==> inputs of v1 <==
==> flow/design.v (excerpt) <==
module component (
    input  wire         clk,
    input  wire         rst,
    input  wire [31:0]  fifo1_data_in,
    input  wire [31:0]  fifo2_data_in,
    input  wire [31:0]  fifo3_data_in,
    input  wire         fifo1_write_en,
    input  wire         fifo2_write_en,
    input  wire         fifo3_write_en,
    input  wire         fifo1_read_en,
    input  wire         fifo2_read_en,
    input  wire         fifo3_read_en,
    output wire [31:0]  result_out,
    output wire         fifo1_empty,
    output wire         fifo2_empty,
    output wire         fifo3_empty,
    output wire         fifo1_full,
    output wire         fifo2_full,
    output wire         fifo3_full
);
Settings: LEC_CHECK=0, ABC_AREA=1, CAP_MARGIN=20, CORE_MARGIN=2, CORE_UTILIZATION=42, GPL_ROUTABILITY_DRIVEN=0, GPL_TIMING_DRIVEN=0, HOLD_SLACK_MARGIN=-0.03, MAX_ROUTING_LAYER=met5, MIN_ROUTING_LAYER=met1, PLACE_DENSITY=0.6, SLEW_MARGIN=35, TNS_END_PERCENT=100; clock period 9.07 ns.
run.sh (not shown) runs the stock make flow with config.mk's settings and CLKGATE_MAP_FILE=.
==> inputs of v18, as changes to v1 <==
==> flow/config.mk (replaced) <==
export PLATFORM = sky130hd
export DESIGN_NAME = component
export DESIGN_NICKNAME = component
export VERILOG_FILES = /design/flow/design.v
export SDC_FILE = /design/flow/constraint.sdc
export NUM_CORES = 4
export LEC_CHECK = 0
export CAP_MARGIN = 20
export CORE_MARGIN = 2
export CORE_UTILIZATION = 50
export PLACE_DENSITY = 0.6
export SLEW_MARGIN = 20
export TNS_END_PERCENT = 5
==> flow/constraint.sdc (replaced) <==
create_clock -name core_clock -period 10.6 [get_ports {clk}]
set_input_delay 2.1200 -clock core_clock [delete_from_list [all_inputs] [get_ports {clk}]]
set_output_delay 2.1200 -clock core_clock [all_outputs]
set_load 0.01 [all_outputs]
==> inputs of v9, as changes to v1 <==
==> flow/config.mk (replaced) <==
export PLATFORM = sky130hd
export DESIGN_NAME = component
export DESIGN_NICKNAME = component
export VERILOG_FILES = /design/flow/design.v
export SDC_FILE = /design/flow/constraint.sdc
export NUM_CORES = 4
export LEC_CHECK = 0
export CAP_MARGIN = 20
export CELL_PAD_IN_SITES_DETAIL_PLACEMENT = 0
export CORE_MARGIN = 4
export CORE_UTILIZATION = 72
export GPL_ROUTABILITY_DRIVEN = 1
export MAX_ROUTING_LAYER = met4
export MIN_ROUTING_LAYER = met1
export PLACE_DENSITY_LB_ADDON = 0.02
export SETUP_SLACK_MARGIN = 0.88
export SLEW_MARGIN = 30
==> flow/constraint.sdc (replaced) <==
create_clock -name core_clock -period 17.8 [get_ports {clk}]
set_input_delay 3.5600 -clock core_clock [delete_from_list [all_inputs] [get_ports {clk}]]
set_output_delay 3.5600 -clock core_clock [all_outputs]
set_load 0.01 [all_outputs]
==> inputs of v12, as changes to v1 <==
==> flow/config.mk (replaced) <==
export PLATFORM = sky130hd
export DESIGN_NAME = component
export DESIGN_NICKNAME = component
export VERILOG_FILES = /design/flow/design.v
export SDC_FILE = /design/flow/constraint.sdc
export NUM_CORES = 4
export LEC_CHECK = 0
export ABC_AREA = 1
export CAP_MARGIN = 20
export CELL_PAD_IN_SITES_DETAIL_PLACEMENT = 0
export CORE_MARGIN = 4
export CORE_UTILIZATION = 72
export CTS_CLUSTER_SIZE = 17
export GPL_ROUTABILITY_DRIVEN = 1
export MAX_ROUTING_LAYER = met4
export MIN_ROUTING_LAYER = met1
export PLACE_DENSITY_LB_ADDON = 0.02
export SETUP_SLACK_MARGIN = 0.88
export SLEW_MARGIN = 30
==> flow/constraint.sdc (replaced) <==
create_clock -name core_clock -period 15.0 [get_ports {clk}]
set_input_delay 3.0000 -clock core_clock [delete_from_list [all_inputs] [get_ports {clk}]]
set_output_delay 3.0000 -clock core_clock [all_outputs]
set_load 0.01 [all_outputs]
==> Slide: Implementation Results <==
Physical Implementation Snapshot

Synthesis
  – Mean Syn Cell Area: 8.224 um2
  – Yosys cell count: 10540

Timing
  – Worst Skew: 0.05140 ns

Detailed routing
  – WL met2: 122900 um
  – Top Metal Used: met4
  – Routed Wire Length: 284300 um

Run status
  – Outcome: complete, no violations

Place
  – Worst slack after detailed placement: 1.113 ns
[end of results for v12]
==> Slide: Implementation Results <==
Physical Implementation Snapshot

Place
  – Worst slack after detailed placement: 3.366 ns

Synthesis
  – Mean Syn Cell Area: 12.21 um2
  – Yosys cell count: 7105

Detailed routing
  – Routed Wire Length: 250200 um

Run status
  – Outcome: complete, no violations
[end of results for v9]
==> Slide: Implementation Results <==
Physical Implementation Snapshot

Detailed routing
  – WL met2: 132000 um
  – Top Metal Used: met5

Timing
  – Final setup violation count: 20
  – Final worst slack: -1.287 ns

Run status
  – Failing Checks: setup timing
  – Outcome: complete, but fails checks
[end of results for v18]
==> Slide: Implementation Results <==
Physical Implementation Snapshot

Run status
  – Outcome: complete, but fails checks
  – Failing Checks: setup timing

Place
  – Worst slack after detailed placement: -4.944 ns

Timing
  – Final worst slack: -2.189 ns
  – Final setup violation count: 23
  – Worst Skew: 0.04158 ns

Synthesis
  – Yosys cell count: 10540
  – Mean Syn Cell Area: 8.224 um2

Detailed routing
  – WL met2: 153800 um
[end of results for v1]

---

==> inputs of try-fjord <==
==> flow/design.v <==
module fifo #(
    parameter DEPTH = 32,          
    parameter DATA_WIDTH = 8,      
    parameter PTR_SIZE = 5
) (
    input  wire                   clk,
    input  wire                   rst,
    input  wire                   wr_en,
    input  wire                   re_en,
    input  wire [DATA_WIDTH-1:0]  data_in,
    output wire [DATA_WIDTH-1:0]  data_out,
    output wire                   empty,
    output wire                   full
);
    reg [DATA_WIDTH-1:0] memory [0:DEPTH-1];
    reg [PTR_SIZE-1:0] wr_ptr;
    reg [PTR_SIZE-1:0] rd_ptr;
    reg empty_reg;
    reg full_reg;
    integer i;
    wire wr_fire = wr_en && !full_reg;
    wire rd_fire = re_en && !empty_reg;
    wire [PTR_SIZE-1:0] used = wr_ptr - rd_ptr;
    always @ (posedge clk or posedge rst) begin
        if (rst)
            wr_ptr <= 0;
        else if (wr_fire)
            wr_ptr <= wr_ptr + 1;
    end
    always @ (posedge clk or posedge rst) begin
        if (rst)
            empty_reg <= 1;
        else if (wr_fire && !rd_fire)
            empty_reg <= 0;
        else if (rd_fire && !wr_fire && (used == 1))
            empty_reg <= 1;
    end
    always @ (posedge clk or posedge rst) begin
        if (rst)
            full_reg <= 0;
        else if (wr_fire && !rd_fire && (used == DEPTH - 1))
            full_reg <= 1;
        else if (rd_fire && !wr_fire)
            full_reg <= 0;
    end
    always @ (posedge clk or posedge rst) begin
        if (rst)
            rd_ptr <= 0;
        else if (rd_fire)
            rd_ptr <= rd_ptr + 1;
    end
    always @ (posedge clk or posedge rst) begin
        if (rst) begin
            for (i = 0; i < DEPTH; i = i + 1)
                memory[i] <= {DATA_WIDTH{1'b0}};
        end else if (wr_fire)
            memory[wr_ptr[$clog2(DEPTH)-1:0]] <= data_in;
    end
    assign data_out = (empty_reg) ? {DATA_WIDTH{1'bx}} : memory[rd_ptr[$clog2(DEPTH)-1:0]];
    assign empty = empty_reg;
    assign full  = full_reg;
endmodule
module multiplier #(
    parameter DATA_WIDTH    = 8,                   
    parameter PRODUCT_WIDTH = DATA_WIDTH * 2
) (
    input  wire [DATA_WIDTH-1:0] in1,         
    input  wire [DATA_WIDTH-1:0] in2,          
    output wire [PRODUCT_WIDTH-1:0] product 
);
    assign product = in1 * in2;
endmodule
module adder #(
    parameter DATA_WIDTH = 8,              
    parameter SUM_WIDTH  = DATA_WIDTH + 1   
)(
    input  wire [DATA_WIDTH-1:0] in1,        
    input  wire [DATA_WIDTH-1:0] in2,        
    output wire [SUM_WIDTH-1:0] sum          
);
    assign sum = in1 + in2;
endmodule
module component (
    input  wire         clk,
    input  wire         rst,
    input  wire [31:0]  fifo1_data_in,
    input  wire [31:0]  fifo2_data_in,
    input  wire [31:0]  fifo3_data_in,
    input  wire         fifo1_write_en,
    input  wire         fifo2_write_en,
    input  wire         fifo3_write_en,
    input  wire         fifo1_read_en,
    input  wire         fifo2_read_en,
    input  wire         fifo3_read_en,
    output wire [31:0]  result_out,
    output wire         fifo1_empty,
    output wire         fifo2_empty,
    output wire         fifo3_empty,
    output wire         fifo1_full,
    output wire         fifo2_full,
    output wire         fifo3_full
);
    wire [31:0] fifo1_data_out;
    wire [31:0] fifo2_data_out;
    wire [31:0] fifo3_data_out;
    wire [31:0] mult_result;
    fifo #(
        .DEPTH(16),
        .DATA_WIDTH(32),
        .PTR_SIZE(5)
    ) fifo1_inst (
        .clk(clk),
        .rst(rst),
        .wr_en(fifo1_write_en),
        .re_en(fifo1_read_en),
        .data_in(fifo1_data_in),
        .data_out(fifo1_data_out),
        .empty(fifo1_empty),
        .full(fifo1_full)
    );
    fifo #(
        .DEPTH(16),
        .DATA_WIDTH(32),
        .PTR_SIZE(5)
    ) fifo2_inst (
        .clk(clk),
        .rst(rst),
        .wr_en(fifo2_write_en),
        .re_en(fifo2_read_en),
        .data_in(fifo2_data_in),
        .data_out(fifo2_data_out),
        .empty(fifo2_empty),
        .full(fifo2_full)
    );
    fifo #(
        .DEPTH(16),
        .DATA_WIDTH(32),
        .PTR_SIZE(5)
    ) fifo3_inst (
        .clk(clk),
        .rst(rst),
        .wr_en(fifo3_write_en),
        .re_en(fifo3_read_en),
        .data_in(fifo3_data_in),
        .data_out(fifo3_data_out),
        .empty(fifo3_empty),
        .full(fifo3_full)
    );
    multiplier #(
        .DATA_WIDTH(32),
        .PRODUCT_WIDTH(32)
    ) mult_inst (
        .in1(fifo1_data_out),
        .in2(fifo2_data_out),
        .product(mult_result)
    );
    adder #(
        .DATA_WIDTH(32),
        .SUM_WIDTH(32)
    ) adder_inst (
        .in1(mult_result),
        .in2(fifo3_data_out),
        .sum(result_out)
    );
endmodule
==> flow/run.sh <==
#!/bin/bash
# the make line also repeats each setting of config.mk as NAME=value (left out here)
make -C /OpenROAD-flow-scripts/flow DESIGN_CONFIG=/design/flow/config.mk WORK_HOME=/design/flow/orfs CLKGATE_MAP_FILE= finish
==> flow/config.mk <==
export PLATFORM = sky130hd
export DESIGN_NAME = component
export DESIGN_NICKNAME = component
export VERILOG_FILES = /design/flow/design.v
export SDC_FILE = /design/flow/constraint.sdc
export NUM_CORES = 4
export LEC_CHECK = 0
export ABC_AREA = 0
export CAP_MARGIN = 20
export CORE_MARGIN = 10
export CORE_UTILIZATION = 57
export CTS_CLUSTER_DIAMETER = 389
export MAX_ROUTING_LAYER = met4
export PLACE_DENSITY_LB_ADDON = 0.22
export SETUP_SLACK_MARGIN = 0.75
export SLEW_MARGIN = 20
==> flow/constraint.sdc <==
create_clock -name core_clock -period 11.8 [get_ports {clk}]
set_input_delay 2.3600 -clock core_clock [delete_from_list [all_inputs] [get_ports {clk}]]
set_output_delay 2.3600 -clock core_clock [all_outputs]
set_load 0.01 [all_outputs]
==> inputs of try-willow, as changes to try-fjord <==
==> flow/config.mk (replaced) <==
export PLATFORM = sky130hd
export DESIGN_NAME = component
export DESIGN_NICKNAME = component
export VERILOG_FILES = /design/flow/design.v
export SDC_FILE = /design/flow/constraint.sdc
export NUM_CORES = 4
export LEC_CHECK = 0
export CAP_MARGIN = 20
export CORE_MARGIN = 2
export CORE_UTILIZATION = 72
export CTS_CLUSTER_SIZE = 60
export PLACE_DENSITY_LB_ADDON = 0.01
export SLEW_MARGIN = 20
==> flow/constraint.sdc (replaced) <==
create_clock -name core_clock -period 10.2 [get_ports {clk}]
set_input_delay 2.0400 -clock core_clock [delete_from_list [all_inputs] [get_ports {clk}]]
set_output_delay 2.0400 -clock core_clock [all_outputs]
set_load 0.01 [all_outputs]
==> comparison <==
try-fjord finished with negative setup slack left. try-willow finished with negative setup slack left. Of try-willow and try-fjord, try-fjord has the higher die size (gap about 27%, measured against try-fjord). Via count: try-willow is higher than try-fjord (about 4.6%). Wire length: try-fjord is smaller than try-willow (about 3%). In synthesized area, try-willow and try-fjord do not differ. Worst hold slack: try-fjord is lower than try-willow (0.0065 ns). Against try-fjord, the clock skew of try-willow is lower by 0.013 ns. Of try-fjord and try-willow, try-fjord has the higher critical path depth (gap 3). Of try-fjord and try-willow, try-willow has the higher core utilization (gap 18 points).
==> figures <==
quantity                                                           try-willow             try-fjord
Outcome                                                       failed layout checks  failed layout checks
Violated checks                                          negative setup slack  negative setup slack
Tool warnings                                                              61                    72
Non-clock buffer area fraction after layout                             8.51%                 7.81%
Final Skew                                                          0.0261 ns             0.0395 ns
Top routing layer in use                                                 met5                  met4
Total area of sequential cells                                     0.0394 mm2            0.0394 mm2
Tally of non-filler cells in the final layout                            9435                  9750
Std cell rows                                                             127                   143
Routed length per placed instance                                     29.2 um               27.4 um
Post-route setup slack                                               -1.76 ns             -0.367 ns
Area of all placed cells without fillers                            0.102 mm2             0.102 mm2
Sum of met2 wire segment lengths after detailed routing             128000 um             127000 um
Capture endpoint of the worst hold path                  fifo2_inst.wr_ptr[4]  fifo1_inst.wr_ptr[4]
Clock buffer count from CTS                                               158                   163
Via count of the first global-routing pass                              66901                 64257
Total number of vias                                                    64235                 61427
